Setup of P:
Design color_centroid, start of the top module:
module color_centroid
  (
    input         clk,
    input         rst,           
    input  [2:0]  rgbfilter,     
    input         new_frame_i,   
    output [14:0] orig_addr,
    input  [11:0] orig_pxl,
    output        proc_we,
    output [14:0] proc_addr,
    output [11:0] proc_pxl,
    output [7:0]  centroid,
    output        new_centroid,
    output [2:0]  proximity
  );
  localparam c_img_cols      = 160;
  localparam c_img_rows      = 120;
  localparam c_img_pxls      = c_img_cols * c_img_rows;
  localparam c_nb_img_cols   = 8;
  localparam c_nb_img_rows   = 7;
  localparam c_nb_img_pxls   = 15;
  localparam c_outframe_cols = 16;
  localparam c_outframe_rows = 8;
  localparam c_inframe_cols  = c_img_cols-2*c_outframe_cols;  
  localparam c_inframe_rows  = c_img_rows-2*c_outframe_rows;  
  localparam c_inframe_pxls  = c_inframe_cols * c_inframe_rows;  
  localparam c_nb_inframe_pxls = 14;
  ...
Size in the first run: about 2,200 cells after synthesis, ~400 flip-flops, about 73 I/O pins, about 21,000 sq um of cells after synthesis.
export LEC_CHECK = 0
export CAP_MARGIN = 10
export CORE_MARGIN = 7
export CORE_UTILIZATION = 35
export GPL_ROUTABILITY_DRIVEN = 0
export GPL_TIMING_DRIVEN = 0
export HOLD_SLACK_MARGIN = -0.04
export MAX_ROUTING_LAYER = met5
export PLACE_DENSITY_LB_ADDON = 0.03
export SLEW_MARGIN = 20
export TNS_END_PERCENT = 35
create_clock -name core_clock -period 7.64 [get_ports {clk}]
run.sh (not shown) runs the stock make flow with config.mk's settings and CLKGATE_MAP_FILE=.
What Q does differently from P at the input level:
Settings: a deleted TNS_END_PERCENT that had been 35; a deleted MAX_ROUTING_LAYER that had been met5; a deleted GPL_ROUTABILITY_DRIVEN that had been 0; a deleted GPL_TIMING_DRIVEN that had been 0; a change of CORE_UTILIZATION from 35 to 40; a deleted HOLD_SLACK_MARGIN that had been -0.04; a change of CORE_MARGIN from 7 to 2; a deleted PLACE_DENSITY_LB_ADDON that had been 0.03; a change of CAP_MARGIN from 10 to 20; a change of the clock period (ns, I/O delays scaled along) from 7.64 to 5.31.
## What came out
- P finished every stage and its layout cleared the timing, DRC and antenna checks.
- Q finished all stages; the layout is clean.
- Taking P as the reference point, the part of the cycle the worst path needs of Q rises by 20 points.
- The higher effective utilization at floorplan came out of Q.
- Q has part of the power in combinational logic below what P had.
- Relative to P, the die area of Q is lower by about 20%.
- Diff P -> Q | final cell count | down by a few percent

---

color_centroid again, from the RTL that the note above started with.
==> flow/design.v (excerpt) <==
module color_centroid
  (
    input         clk,
    input         rst,           
    input  [2:0]  rgbfilter,     
    input         new_frame_i,   
    output [14:0] orig_addr,
    input  [11:0] orig_pxl,
    output        proc_we,
    output [14:0] proc_addr,
    output [11:0] proc_pxl,
    output [7:0]  centroid,
    output        new_centroid,
    output [2:0]  proximity
  );
  localparam c_img_cols      = 160;
  localparam c_img_rows      = 120;
  localparam c_img_pxls      = c_img_cols * c_img_rows;
  localparam c_nb_img_cols   = 8;
  localparam c_nb_img_rows   = 7;
  localparam c_nb_img_pxls   = 15;
  localparam c_outframe_cols = 16;
  localparam c_outframe_rows = 8;
  localparam c_inframe_cols  = c_img_cols-2*c_outframe_cols;  
  localparam c_inframe_rows  = c_img_rows-2*c_outframe_rows;  
  localparam c_inframe_pxls  = c_inframe_cols * c_inframe_rows;  
  localparam c_nb_inframe_pxls = 14;
  localparam c_hist_bins     = 8;
  localparam c_nb_hist_bins  = 3;
  localparam c_nb_hist_val   = 11;
  localparam c_nb_centroid   = 8;
  localparam c_nb_prox       = 3;
  localparam c_nb_buf_red    = 4;
  localparam c_nb_buf_green  = 4;
  localparam c_nb_buf_blue   = 4;
  localparam c_nb_buf        = 12;
  wire [c_nb_hist_val-1:0] colorpxls_bin0;
  wire [c_nb_hist_val-1:0] colorpxls_bin7;
  wire [c_nb_inframe_pxls-1:0] colorpxls;
  wire [c_nb_inframe_pxls-2:0] colorpxls_left;
  wire [c_nb_inframe_pxls-2:0] colorpxls_rght;
  wire [c_nb_inframe_pxls-2:0] colorpxls_bin012;
  wire [c_nb_inframe_pxls-2:0] colorpxls_bin567;
  wire [c_nb_inframe_pxls-2:0] colorpxls_bin01;
  wire [c_nb_inframe_pxls-2:0] colorpxls_bin67;
  wire new_frame_proc;
  color_proc
    #(
      .c_img_cols     (c_img_cols),
      .c_img_rows     (c_img_rows),
      .c_img_pxls     (c_img_pxls),
      .c_nb_cols      (c_nb_img_cols),
      .c_nb_rows      (c_nb_img_rows),
      .c_nb_img_pxls  (c_nb_img_pxls),
      .c_outframe_cols(c_outframe_cols),
      .c_outframe_rows(c_outframe_rows),
  ...
Settings: LEC_CHECK=0, ABC_AREA=1, CAP_MARGIN=20, CELL_PAD_IN_SITES_DETAIL_PLACEMENT=1, CORE_MARGIN=7, CORE_UTILIZATION=16, CTS_CLUSTER_SIZE=29, GPL_TIMING_DRIVEN=0, HOLD_SLACK_MARGIN=0.1, MAX_ROUTING_LAYER=met4, MIN_ROUTING_LAYER=met2, PLACE_DENSITY_LB_ADDON=0.07, SLEW_MARGIN=25; clock period 7.02 ns.
The first run completed without violations.
Next try:
- ABC_AREA: 1 -> not set
- CELL_PAD_IN_SITES_GLOBAL_PLACEMENT: not set -> 1
- CORE_ASPECT_RATIO: not set -> 0.68
- CORE_UTILIZATION: 16 -> 45
- CTS_CLUSTER_SIZE: 29 -> not set
- GPL_TIMING_DRIVEN: 0 -> not set
- HOLD_SLACK_MARGIN: 0.1 -> not set
- MAX_ROUTING_LAYER: met4 -> not set
- MIN_ROUTING_LAYER: met2 -> met1
- PLACE_DENSITY_LB_ADDON: 0.07 -> not set
- SLEW_MARGIN: 25 -> 40
- clock period: 7.02 -> 3.12 ns (I/O delays scaled with it)
Effect: With this change the flow completed and failed the layout checks on setup timing; wire length shrinks by a quarter to a third; clock power increases by well over a third; cell area went down by a few percent; non-clock buffer count climbs by 120; cell count went down by a quarter to a third; critical path depth is lower by 4; power is higher by well over a third.
Next try:
- CELL_PAD_IN_SITES_DETAIL_PLACEMENT: 1 -> not set
- CELL_PAD_IN_SITES_GLOBAL_PLACEMENT: 1 -> not set
- CORE_ASPECT_RATIO: 0.68 -> not set
- CORE_MARGIN: 7 -> 2
- CORE_UTILIZATION: 45 -> 53
- MIN_ROUTING_LAYER: met1 -> not set
- SLEW_MARGIN: 40 -> 20
- clock period: 3.12 -> 5.31 ns (I/O delays scaled with it)
Outcome: With this change the flow produced a clean layout; count of clock-buffer cells in the layout stays the same; power fell by 44%; routed wire length fell by 19%; core utilization rose by 5.4 points; final cell count fell by 9.0%; critical path depth fell by 1; maximum frequency fell by 18%; synthesized area does not change; design area fell by 7.5%; sequential cell count stays the same.
Power is estimated from default activity; no workload was simulated.
